==> v7: inputs <==
==> flow/design.v <==
module jt49_dcrm2 #(parameter sw=8) (
    input                clk,
    input                cen,
    input                rst,
    input         [sw-1:0]  din,
    output signed [sw-1:0]  dout
);
localparam dw=10;  
reg  signed [sw+dw:0] integ, exact, error;
reg  signed [sw:0] pre_dout;
reg signed [sw:0] q;
always @(*) begin
    exact = integ+error;
    q = exact[sw+dw:dw];
    pre_dout  = { 1'b0, din } - q;
end
assign dout = pre_dout[sw-1:0];
always @(posedge clk)
    if( rst ) begin
        integ <= {sw+dw+1{1'b0}};
        error <= {sw+dw+1{1'b0}};
    end else if( cen ) begin
        integ <= integ + pre_dout;  
        error <= exact-{q, {dw{1'b0}}};
    end
endmodule
module iir_1st_order
#(
	parameter COEFF_WIDTH = 18,
	parameter COEFF_SCALE = 15,
	parameter DATA_WIDTH  = 16,
	parameter COUNT_BITS  = 10
)
(
	input clk,
	input reset,
	input [COUNT_BITS - 1 : 0] div,
	input signed [COEFF_WIDTH - 1 : 0] A2, B1, B2,
   input signed [DATA_WIDTH - 1 :0] in,
   output [DATA_WIDTH - 1:0] out
);
	reg signed [DATA_WIDTH-1:0] x0,x1,y0;
	reg signed [DATA_WIDTH + COEFF_WIDTH - 1 : 0] out32;
	reg [COUNT_BITS - 1:0] count;
	assign out = y0;
	always @ (*) begin
		out32 <= (B1*x0 + B2*x1) - A2*y0;  
	end
	always @ (posedge clk) begin
		if(reset) begin
			count <= 0;
			x0 <= 0;
			x1 <= 0;
			y0 <= 0;
		end
		else begin
			count <= count + 1'd1;
			if (count == div - 1) begin
					count <= 0;
					y0 <= {out32[DATA_WIDTH + COEFF_WIDTH - 1] , out32[COEFF_SCALE + DATA_WIDTH - 2 : COEFF_SCALE]};
					x1 <= x0;
					x0 <= in;
			end
		end
	end
endmodule  
module iir_2nd_order
#(
	parameter COEFF_WIDTH = 18,
	parameter COEFF_SCALE = 14,
	parameter DATA_WIDTH  = 16,
	parameter COUNT_BITS  = 10
)
(
	input clk,
	input reset,
	input [COUNT_BITS - 1 : 0] div,
	input signed [COEFF_WIDTH - 1 : 0] A2, A3, B1, B2, B3,
   input signed [DATA_WIDTH - 1 : 0] in,
   output [DATA_WIDTH - 1 : 0] out
);
	reg signed [DATA_WIDTH-1 : 0] x0,x1,x2;
	reg signed [DATA_WIDTH-1 : 0] y0,y1;
	reg signed [(DATA_WIDTH + COEFF_WIDTH - 1) : 0] out32;
	reg [COUNT_BITS : 0] count;
	assign out = y0;
	always @ (*) begin
		out32 <= (B1*x0 + B2*x1 + B3*x2) - (A2*y0 + A3*y1);  
	end
	always @ (posedge clk) begin
		if(reset) begin
			count <=  0;
			x0 <= 0;
			x1 <= 0;
			x2 <= 0;
			y0 <= 0;
			y1 <= 0; 
		end
		else begin
			count <= count + 1'd1;
			if (count == div - 1) begin
					count <= 0;
					y1 <= y0;
					y0 <= {out32[DATA_WIDTH + COEFF_WIDTH - 1] , out32[(DATA_WIDTH + COEFF_SCALE - 2) : COEFF_SCALE]};
					x2 <= x1;
					x1 <= x0;
					x0 <= in;
			end
		end
	end
endmodule  
module arkanoid_lpf(
	input clk,
	input reset,
	input signed [15:0] in,
	output signed [15:0] out);
	wire [9:0] div = 10'd256;  
	wire signed [17:0] A2;
	wire signed [17:0] B2;
	wire signed [17:0] B1;
	wire signed [15:0] audio_post_lpf1;
	assign A2 = -18'd18211;
	assign B1 = 18'd7278;
	assign B2 = 18'd7278;
	iir_1st_order lpf6db(.clk(clk),
								.reset(reset),
								.div(div),
								.A2(A2),
								.B1(B1),
								.B2(B2),
								.in(in),
								.out(audio_post_lpf1)); 
	assign out = audio_post_lpf1;
endmodule
module arkanoid_audio
(
	input                clk_48m,
	input                reset,       
	input          [9:0] sound_raw,   
	input                pause,
	input                vol_boost,
	output signed [15:0] sound
);
reg [8:0] div;
always @(posedge clk_48m) begin
	if(!reset)
		div <= 9'd0;
	else
		div <= div + 9'd1;
end
wire dcrm_cen = !div;
wire signed [15:0] sound_dcrm;
jt49_dcrm2 #(16) dcrm
(
	.clk(clk_48m),
	.cen(dcrm_cen),
	.rst(~reset),
	.din({5'd0, sound_raw}),
	.dout(sound_dcrm)
);
wire signed [15:0] sound_filtered;
arkanoid_lpf lpf
(
	.clk(clk_48m),
	.reset(~reset),
	.in(sound_dcrm),
	.out(sound_filtered)
);
assign sound = pause ? 16'd0 : vol_boost ? (sound_filtered <<< 16'd5) : (sound_filtered <<< 16'd4);
endmodule
==> flow/run.sh <==
#!/bin/bash
# the make line also repeats each setting of config.mk as NAME=value (left out here)
make -C /OpenROAD-flow-scripts/flow DESIGN_CONFIG=/design/flow/config.mk WORK_HOME=/design/flow/orfs CLKGATE_MAP_FILE= finish
==> flow/config.mk <==
export PLATFORM = sky130hd
export DESIGN_NAME = arkanoid_audio
export DESIGN_NICKNAME = arkanoid_audio
export VERILOG_FILES = /design/flow/design.v
export SDC_FILE = /design/flow/constraint.sdc
export NUM_CORES = 4
export LEC_CHECK = 0
export CAP_MARGIN = 15
export CORE_MARGIN = 2
export CORE_UTILIZATION = 71
export CTS_CLUSTER_DIAMETER = 29
export CTS_CLUSTER_SIZE = 41
export MAX_ROUTING_LAYER = met4
export SETUP_SLACK_MARGIN = 2.65
export SLEW_MARGIN = 20
==> flow/constraint.sdc <==
create_clock -name core_clock -period 9.59 [get_ports {clk_48m}]
set_input_delay 1.9180 -clock core_clock [delete_from_list [all_inputs] [get_ports {clk_48m}]]
set_output_delay 1.9180 -clock core_clock [all_outputs]
set_load 0.01 [all_outputs]
==> inputs of v21, as changes to v7 <==
--- a/flow/config.mk
+++ b/flow/config.mk
@@ -6,10 +6,8 @@
 export NUM_CORES = 4
 export LEC_CHECK = 0
-export CAP_MARGIN = 15
+export CAP_MARGIN = 20
 export CORE_MARGIN = 2
 export CORE_UTILIZATION = 71
 export CTS_CLUSTER_DIAMETER = 29
-export CTS_CLUSTER_SIZE = 41
-export MAX_ROUTING_LAYER = met4
-export SETUP_SLACK_MARGIN = 2.65
+export SETUP_SLACK_MARGIN = 2.61
 export SLEW_MARGIN = 20
==> flow/constraint.sdc (replaced) <==
create_clock -name core_clock -period 9.3 [get_ports {clk_48m}]
set_input_delay 1.8600 -clock core_clock [delete_from_list [all_inputs] [get_ports {clk_48m}]]
set_output_delay 1.8600 -clock core_clock [all_outputs]
set_load 0.01 [all_outputs]
==> run_results.csv <==
group,metric,value,unit
pwr,power.switching,1.081,mW
worst_setup_path,cpMaxStageDelayCell,"fa_2",
placed_design,place_congestion,0.9994,
cells_and_area,instances_no_fill,2932,
pwr,power.leakage,12.42,nW
cells_and_area,clockBufferCount,10,
timing,finalClockPeriodUsage,0.9878,
timing,whs,0.4612,ns
cts,clkTransAtPathRegs,0.09,ns
status,status,"complete, no violations",
That was v7.
==> run_results.csv <==
group,metric,value,unit
status,status,"finished with violations",
cells_and_area,instances_no_fill,3008,
timing,setup_viol,7,
timing,fin_ws,-0.2117,ns
timing,finalClockPeriodUsage,1.023,
worst_setup_path,cpMaxStageDelayCell,"fa_1",
status,so.violations,"setup timing",
That was v21.
Power and IR drop assume default switching activity.
